## audio_core
module audio_core(
	input clk,          
	input rst,          
	input tick,         
	input tick_1m,      
	input [15:0] accel_z,     
	input accel_valid,        
	output wire beat,   
	output [7:0] LED,   
	input PB_PLY, 	     
	input [3:0]  VOL,	  
	output P,		     
	output [3:0] SEGA,  
	output [7:0] SEGD,  
	output [7:0] BPM,   
	input [15:0] DATA,	  
	output note_req,      
	output song_end       
	);
==> flow/config.mk <==
export PLATFORM = sky130hd
export DESIGN_NAME = audio_core
export DESIGN_NICKNAME = audio_core
export VERILOG_FILES = /design/flow/design.v
export SDC_FILE = /design/flow/constraint.sdc
export NUM_CORES = 4
export LEC_CHECK = 0
export ABC_AREA = 1
export CAP_MARGIN = 40
export CORE_ASPECT_RATIO = 1.12
export CORE_MARGIN = 3
export CORE_UTILIZATION = 35
export CTS_CLUSTER_DIAMETER = 242
export GPL_ROUTABILITY_DRIVEN = 1
export GPL_TIMING_DRIVEN = 1
export PLACE_DENSITY_LB_ADDON = 0.07
export SETUP_SLACK_MARGIN = -0.11
export SLEW_MARGIN = 25
==> flow/constraint.sdc <==
create_clock -name core_clock -period 10.0 [get_ports {clk}]
set_input_delay 2.0000 -clock core_clock [delete_from_list [all_inputs] [get_ports {clk}]]
set_output_delay 2.0000 -clock core_clock [all_outputs]
set_load 0.01 [all_outputs]
run.sh (not shown) runs the stock make flow with config.mk's settings and CLKGATE_MAP_FILE=.
The starting point finished with setup timing left.
Edit:
- ABC_AREA: 1 -> unset
- CAP_MARGIN: 40 -> 20
- CORE_ASPECT_RATIO: 1.12 -> unset
- CORE_MARGIN: 3 -> 2
- CORE_UTILIZATION: 35 -> 58
- CTS_CLUSTER_DIAMETER: 242 -> unset
- GPL_ROUTABILITY_DRIVEN: 1 -> unset
- GPL_TIMING_DRIVEN: 1 -> unset
- PLACE_DENSITY: unset -> 0.55
- PLACE_DENSITY_LB_ADDON: 0.07 -> unset
- SETUP_SLACK_MARGIN: -0.11 -> -0.56
- SLEW_MARGIN: 25 -> 20
- clock period: 10.0 -> 6.95 ns (I/O delays scaled with it)
Effect: The new run produced a layout that fails on setup timing; global-route usage went up by 15 points; power increases by 48%; core utilization came out higher by 20 points; setup slack is better by 4.2 ns; cell count came out lower by 22%; sequential power came out higher by 45%; sequential share of layout area rises by 1.2 points; routed wire length falls by 5.9%; first-iteration DRC count goes up by 110%; non-clock buffer count falls by 354; synthesized cell count shrinks by 10%.
Edit:
- ABC_AREA: unset -> 1
- CORE_UTILIZATION: 58 -> 52
- SETUP_SLACK_MARGIN: -0.56 -> unset
- clock period: 6.95 -> 6.53 ns (I/O delays scaled with it)
Effect:
- The new run reached the layout checks and failed them: setup timing
- routed wire length is higher by 10%
- non-clock buffer count came out higher by 591
- via count is higher by 7.0%
- worst setup slack degrades by 7.9 ns
- synthesized cell count climbs by 11%
- total power rises by 23%
- clock-buffer cell count increases by 4
- sequential share of layout area came out lower by 1.9 points
- final cell count climbs by 27%

---

Starting RTL as in the previous note.
Design audio_core, start of the top module:
module audio_core(
	input clk,          
	input rst,          
	input tick,         
	input tick_1m,      
	input [15:0] accel_z,     
	input accel_valid,        
	output wire beat,   
	output [7:0] LED,   
	input PB_PLY, 	     
	input [3:0]  VOL,	  
	output P,		     
	output [3:0] SEGA,  
	output [7:0] SEGD,  
	output [7:0] BPM,   
	input [15:0] DATA,	  
	output note_req,      
	output song_end       
	);
export LEC_CHECK = 0
export CAP_MARGIN = 20
export CORE_MARGIN = 2
export CORE_UTILIZATION = 68
export CTS_CLUSTER_DIAMETER = 315
export CTS_CLUSTER_SIZE = 33
export HOLD_SLACK_MARGIN = 0.3
export SLEW_MARGIN = 20
create_clock -name core_clock -period 3.86 [get_ports {clk}]
The first run ended with an error in clock tree synthesis, error DPL-0033.
==> next run, changes <==
CORE_UTILIZATION = 56   (was 68)
CTS_CLUSTER_DIAMETER = not set   (was 315)
CTS_CLUSTER_SIZE = not set   (was 33)
HOLD_SLACK_MARGIN = not set   (was 0.3)
SETUP_SLACK_MARGIN = 1.32   (was not set)
clock period = 4.8 ns   (was 3.86 ns; I/O delays follow)
- This time the run ended with an error in global routing, error GRT-0232
- area after synthesis does not change
- die size rose by 21%
- synthesized cell count stays the same
Power is estimated from default activity; no workload was simulated.
